==> 02-01 <==
==> flow/design.v <==
`timescale 1ns / 1ps
module mux_2x1_rtl(in_0, in_1, select, out);
	input	select;
	input in_0; 
	input in_1;
	output out;
	assign out = (in_0 && ~select) || (in_1 && select);
endmodule
`timescale 1ns / 1ps
module mux_4x1_behavioral(in_0, in_1, in_2, in_3, select, out);
	input in_0;
	input in_1;
	input in_2;
	input in_3;
	input [1:0] select;
	output out;
	reg out;
	always@(select, in_0, in_1, in_2, in_3)
	begin
		case(select)
			2'b00: out = in_0;
			2'b01: out = in_1;
			2'b10: out = in_2;
			2'b11: out = in_3;
		endcase
	end
endmodule
`timescale 1ns / 1ps
module bfa_gl(in_0, in_1, carry_in, result, carry_out);
	input in_0, in_1, carry_in;
	output result, carry_out;
	wire w_xor, w_and_0, w_and_1;
	xor X0(w_xor, in_0, in_1);
	xor X1(result, w_xor, carry_in);
	and A0(w_and_0, w_xor, carry_in);
	and A1(w_and_1, in_0, in_1);
	or O1(carry_out, w_and_0, w_and_1);
endmodule
`timescale 1ns / 1ps
module alu_bitslice(in_a, in_b, in_carry, in_control, out_carry, out_result);
	input in_a, in_b, in_carry;
	input [2:0] in_control;
	wire w_xor_b_c0, w_invert_a, w_and_a_b, w_or_a_b, w_sum, w_2x1;
	output out_result;
	output out_carry;
	xor (w_xor_b_c0, in_b, in_control[0]);
	or  (w_or_a_b, in_a, w_xor_b_c0);
	and (w_and_a_b, in_a, w_xor_b_c0);
	not (w_invert_a, in_a);
	bfa_gl bfa (in_a, w_xor_b_c0, in_carry, w_sum, out_carry);
	mux_2x1_rtl mux_2x1 (w_invert_a, w_xor_b_c0, in_control[0], w_2x1);
	mux_4x1_behavioral mux_4x1 (w_sum, w_or_a_b, w_and_a_b, w_2x1, in_control[2:1], out_result);
endmodule
`timescale 1ns / 1ps
module n_bit_alu(a_in, b_in, control_in, sum_out, carry_out, overflow_out, zero_out);
	parameter n = 8;
	input [7:0] a_in;
	input [7:0] b_in;
	input [2:0] control_in;
	output [7:0] sum_out; 
	output carry_out, overflow_out, zero_out;
	wire [8:0] carry;
	wire is_zero_out;
	and is_zero(is_zero_out, ~sum_out[0], ~sum_out[1], ~sum_out[2], ~sum_out[3], ~sum_out[4], ~sum_out[5], ~sum_out[6], ~sum_out[7]);
	genvar i;
	assign carry_out = carry[n];
	assign overflow_out = carry[n - 1] ^ carry[n];
	assign zero_out = is_zero_out;
	assign carry[0] = control_in[0];
	alu_bitslice adder(a_in[0], b_in[0], carry[0], control_in, carry[1], sum_out[0]); 
	generate 
		for (i = 1; i < n; i = i + 1)
			begin: aluBitGen
				alu_bitslice adder(a_in[i], b_in[i], carry[i], control_in, carry[i+1], sum_out[i]);
			end
	endgenerate
endmodule
`timescale 1ns / 1ps
module acc_cpu(
	input clk,
	input rst,
	output [7:0] imem_addr,
	input [15:0] imem_rdata,
	output reg dmem_req,
	output reg dmem_we,
	output reg [7:0] dmem_addr,
	output [7:0] dmem_wdata,
	input dmem_ack,
	input [7:0] dmem_rdata,
	input [7:0] in_data,
	input in_valid,
	output in_ready,
	output [7:0] out_data,
	output out_valid,
	input out_ready,
	output halted,
	output [7:0] acc,
	output flag_c,
	output flag_z,
	output flag_v
);
parameter S_F0 = 4'd0;    
parameter S_F1 = 4'd1;    
parameter S_DEC = 4'd2;   
parameter S_IND = 4'd3;   
parameter S_MEM = 4'd4;   
parameter S_EX = 4'd5;    
parameter S_ST = 4'd6;    
parameter S_MUL = 4'd7;   
parameter S_DIV = 4'd8;   
parameter S_DIVW = 4'd9;  
parameter S_IN = 4'd10;   
parameter S_OUT = 4'd11;  
parameter S_NX = 4'd12;   
parameter S_HLT = 4'd13;  
reg [3:0] state;
reg [7:0] pc, npc;
reg [15:0] ir;
reg [7:0] ACC;
reg C, Z, V;
reg [7:0] mdata;
reg [7:0] JSRaddrReg;
reg [7:0] InteruptAdrReg;
reg [3:0] HVPIReg;
reg [7:0] MULreg, MULreg2;
reg [7:0] DIVreg;
reg ev_ov, ev_bi, ev_ba;
wire [4:0] op = ir[15:11];
wire [2:0] mode = ir[10:8];
wire [7:0] imm = ir[7:0];
wire is_alu = (op[4:3] == 2'b00);
wire is_ld = (op == 5'b01000);
wire is_st = (op == 5'b01001);
wire is_shl = (op == 5'b01010);
wire is_shr = (op == 5'b01011);
wire is_in = (op == 5'b01100);
wire is_out = (op == 5'b01101);
wire is_hlt = (op == 5'b01110);
wire is_hv = (op == 5'b01111);
wire is_mul = (op == 5'b11000);
wire is_div = (op == 5'b11001);
wire is_br = (op == 5'b11010);
wire is_bz = (op == 5'b11011);
wire is_jsr = (op == 5'b11100);
wire is_rts = (op == 5'b11101);
wire is_rti = (op == 5'b11110);
wire is_bad = (op[4:3] == 2'b10) || (op == 5'b11111);
wire bad_mode = (is_alu || is_ld) && (mode > 3'd2);
reg [7:0] alu_b;
reg [2:0] alu_ctl;
wire [7:0] alu_out;
wire alu_c, alu_v, alu_z;
n_bit_alu ALU(ACC, alu_b, alu_ctl, alu_out, alu_c, alu_v, alu_z);
always @(*) begin
	alu_b = (mode == 3'd0) ? imm : mdata;
	alu_ctl = op[2:0];
	if (state == S_MUL) begin
		alu_b = MULreg2;
		alu_ctl = 3'b000;
	end else if (state == S_DIV) begin
		alu_b = imm;
		alu_ctl = 3'b001;
	end
end
wire ovf_en = (HVPIReg == 4'b0000) || HVPIReg[0];
wire bi_en = (HVPIReg == 4'b0000) || HVPIReg[1];
wire ba_en = (HVPIReg == 4'b0000) || HVPIReg[2];
assign imem_addr = pc;
assign dmem_wdata = ACC;
assign in_ready = (state == S_IN);
assign out_valid = (state == S_OUT);
assign out_data = ACC;
assign halted = (state == S_HLT);
assign acc = ACC;
assign flag_c = C;
assign flag_z = Z;
assign flag_v = V;
always @(posedge clk) begin
	if (rst) begin
		state <= S_F0;
		pc <= 8'd0;
		npc <= 8'd0;
		ir <= 16'd0;
		ACC <= 8'd0;
		C <= 1'b0;
		Z <= 1'b0;
		V <= 1'b0;
		mdata <= 8'd0;
		JSRaddrReg <= 8'd0;
		InteruptAdrReg <= 8'd0;
		HVPIReg <= 4'd0;
		MULreg <= 8'd0;
		MULreg2 <= 8'd0;
		DIVreg <= 8'd0;
		ev_ov <= 1'b0;
		ev_bi <= 1'b0;
		ev_ba <= 1'b0;
		dmem_req <= 1'b0;
		dmem_we <= 1'b0;
		dmem_addr <= 8'd0;
	end else begin
		case (state)
		S_F0: begin
			ev_ov <= 1'b0;
			ev_bi <= 1'b0;
			ev_ba <= 1'b0;
			state <= S_F1;
		end
		S_F1: begin
			ir <= imem_rdata;
			state <= S_DEC;
		end
		S_DEC: begin
			npc <= pc + 8'd1;
			if (bad_mode) begin
				ev_ba <= 1'b1;
				state <= S_NX;
			end else if (is_bad) begin
				ev_bi <= 1'b1;
				state <= S_NX;
			end else if ((is_alu || is_ld) && mode == 3'd1) begin
				dmem_req <= 1'b1;
				dmem_we <= 1'b0;
				dmem_addr <= imm;
				state <= S_MEM;
			end else if ((is_alu || is_ld) && mode == 3'd2) begin
				dmem_req <= 1'b1;
				dmem_we <= 1'b0;
				dmem_addr <= imm;
				state <= S_IND;
			end else if (is_alu || is_ld) begin
				state <= S_EX;
			end else if (is_st) begin
				dmem_req <= 1'b1;
				dmem_we <= 1'b1;
				dmem_addr <= imm;
				state <= S_ST;
			end else if (is_mul) begin
				MULreg <= imm;
				MULreg2 <= ACC;
				state <= S_MUL;
			end else if (is_div) begin
				if (imm == 8'd0) begin
					ACC <= 8'hff;
					state <= S_NX;
				end else begin
					DIVreg <= 8'd0;
					state <= S_DIV;
				end
			end else if (is_in) begin
				state <= S_IN;
			end else if (is_out) begin
				state <= S_OUT;
			end else if (is_hlt) begin
				state <= S_HLT;
			end else begin
				if (is_shl) ACC <= {ACC[6:0], 1'b0};
				if (is_shr) ACC <= {1'b0, ACC[7:1]};
				if (is_hv) HVPIReg <= imm[3:0];
				if (is_br || (is_bz && Z)) npc <= imm;
				if (is_jsr) begin
					JSRaddrReg <= pc + 8'd1;
					npc <= imm;
				end
				if (is_rts) npc <= JSRaddrReg;
				if (is_rti) npc <= InteruptAdrReg;
				state <= S_NX;
			end
		end
		S_IND: begin
			if (dmem_ack) begin
				dmem_req <= 1'b0;
				dmem_addr <= dmem_rdata;
				state <= S_MEM;
			end else if (!dmem_req) begin
				dmem_req <= 1'b1;
			end
		end
		S_MEM: begin
			if (dmem_ack) begin
				dmem_req <= 1'b0;
				mdata <= dmem_rdata;
				state <= S_EX;
			end else begin
				dmem_req <= 1'b1;
			end
		end
		S_EX: begin
			if (is_ld) begin
				ACC <= (mode == 3'd0) ? imm : mdata;
			end else begin
				ACC <= alu_out;
				C <= alu_c;
				Z <= alu_z;
				V <= alu_v;
				ev_ov <= alu_v;
			end
			state <= S_NX;
		end
		S_ST: begin
			if (dmem_ack) begin
				dmem_req <= 1'b0;
				dmem_we <= 1'b0;
				state <= S_NX;
			end
		end
		S_MUL: begin
			ACC <= alu_out;
			MULreg <= MULreg - 8'd1;
			if (MULreg == 8'd2) state <= S_NX;
		end
		S_DIV: begin
			if (alu_c) begin
				ACC <= alu_out;
				DIVreg <= DIVreg + 8'd1;
			end else begin
				state <= S_DIVW;
			end
		end
		S_DIVW: begin
			ACC <= DIVreg;
			state <= S_NX;
		end
		S_IN: begin
			if (in_valid) begin
				ACC <= in_data;
				state <= S_NX;
			end
		end
		S_OUT: begin
			if (out_ready) state <= S_NX;
		end
		S_NX: begin
			if (ev_ov && ovf_en) begin
				InteruptAdrReg <= npc;
				pc <= 8'd100;
			end else if (ev_bi && bi_en) begin
				InteruptAdrReg <= npc;
				pc <= 8'd110;
			end else if (ev_ba && ba_en) begin
				InteruptAdrReg <= npc;
				pc <= 8'd120;
			end else begin
				pc <= npc;
			end
			state <= S_F0;
		end
		S_HLT: begin
		end
		default: state <= S_F0;
		endcase
	end
end
endmodule
==> flow/run.sh <==
#!/bin/bash
# the make line also repeats each setting of config.mk as NAME=value (left out here)
make -C /OpenROAD-flow-scripts/flow DESIGN_CONFIG=/design/flow/config.mk WORK_HOME=/design/flow/orfs CLKGATE_MAP_FILE= finish
==> flow/config.mk <==
export PLATFORM = sky130hd
export DESIGN_NAME = acc_cpu
export DESIGN_NICKNAME = acc_cpu
export VERILOG_FILES = /design/flow/design.v
export SDC_FILE = /design/flow/constraint.sdc
export NUM_CORES = 4
export LEC_CHECK = 0
export CAP_MARGIN = 20
export CORE_ASPECT_RATIO = 0.5
export CORE_MARGIN = 2
export CORE_UTILIZATION = 67
export CTS_CLUSTER_DIAMETER = 204
export CTS_CLUSTER_SIZE = 99
export PLACE_DENSITY = 0.6
export SETUP_SLACK_MARGIN = -0.7
export SLEW_MARGIN = 35
export TNS_END_PERCENT = 10
==> flow/constraint.sdc <==
create_clock -name core_clock -period 7.0 [get_ports {clk}]
set_input_delay 1.4000 -clock core_clock [delete_from_list [all_inputs] [get_ports {clk}]]
set_output_delay 1.4000 -clock core_clock [all_outputs]
set_load 0.01 [all_outputs]
==> 06-24: changes against 02-01 <==
==> flow/config.mk (replaced) <==
export PLATFORM = sky130hd
export DESIGN_NAME = acc_cpu
export DESIGN_NICKNAME = acc_cpu
export VERILOG_FILES = /design/flow/design.v
export SDC_FILE = /design/flow/constraint.sdc
export NUM_CORES = 4
export LEC_CHECK = 0
export CAP_MARGIN = 20
export CORE_MARGIN = 2
export CORE_UTILIZATION = 40
export PLACE_DENSITY = 0.6
export SLEW_MARGIN = 20
==> flow/constraint.sdc (replaced) <==
create_clock -name core_clock -period 5.98 [get_ports {clk}]
set_input_delay 1.1960 -clock core_clock [delete_from_list [all_inputs] [get_ports {clk}]]
set_output_delay 1.1960 -clock core_clock [all_outputs]
set_load 0.01 [all_outputs]
==> 09-16: changes against 02-01 <==
==> flow/config.mk (replaced) <==
export PLATFORM = sky130hd
export DESIGN_NAME = acc_cpu
export DESIGN_NICKNAME = acc_cpu
export VERILOG_FILES = /design/flow/design.v
export SDC_FILE = /design/flow/constraint.sdc
export NUM_CORES = 4
export LEC_CHECK = 0
export ABC_AREA = 1
export CAP_MARGIN = 20
export CORE_ASPECT_RATIO = 1.86
export CORE_MARGIN = 2
export CORE_UTILIZATION = 40
export CTS_CLUSTER_DIAMETER = 387
export CTS_CLUSTER_SIZE = 54
export HOLD_SLACK_MARGIN = -0.03
export SLEW_MARGIN = 20
==> results_dict.tcl <==
# implementation run metrics
set metrics [dict create \
    status "finished clean" \
    yosysChipArea_um2 7430 \
    grt_usage 0.232 \
    nFillCells 1744 \
]
-- figures above: 06-24

==> results_dict.tcl <==
# implementation run metrics
set metrics [dict create \
    status "finished clean" \
    synth_warnings 2 \
    nFillCells 748 \
    grt_usage 0.370 \
    yosysChipArea_um2 7430 \
    max_freq_mhz 165 \
    drv_cap 0 \
    final_cells 1093 \
]
-- figures above: 02-01

==> results_dict.tcl <==
# implementation run metrics
set metrics [dict create \
    status "finished clean" \
    yosysChipArea_um2 7160 \
    grt_usage 0.264 \
    power_frac_comb 0.166 \
    seqCellArea_um2 2440 \
    nFillCells 1809 \
]
-- figures above: 09-16

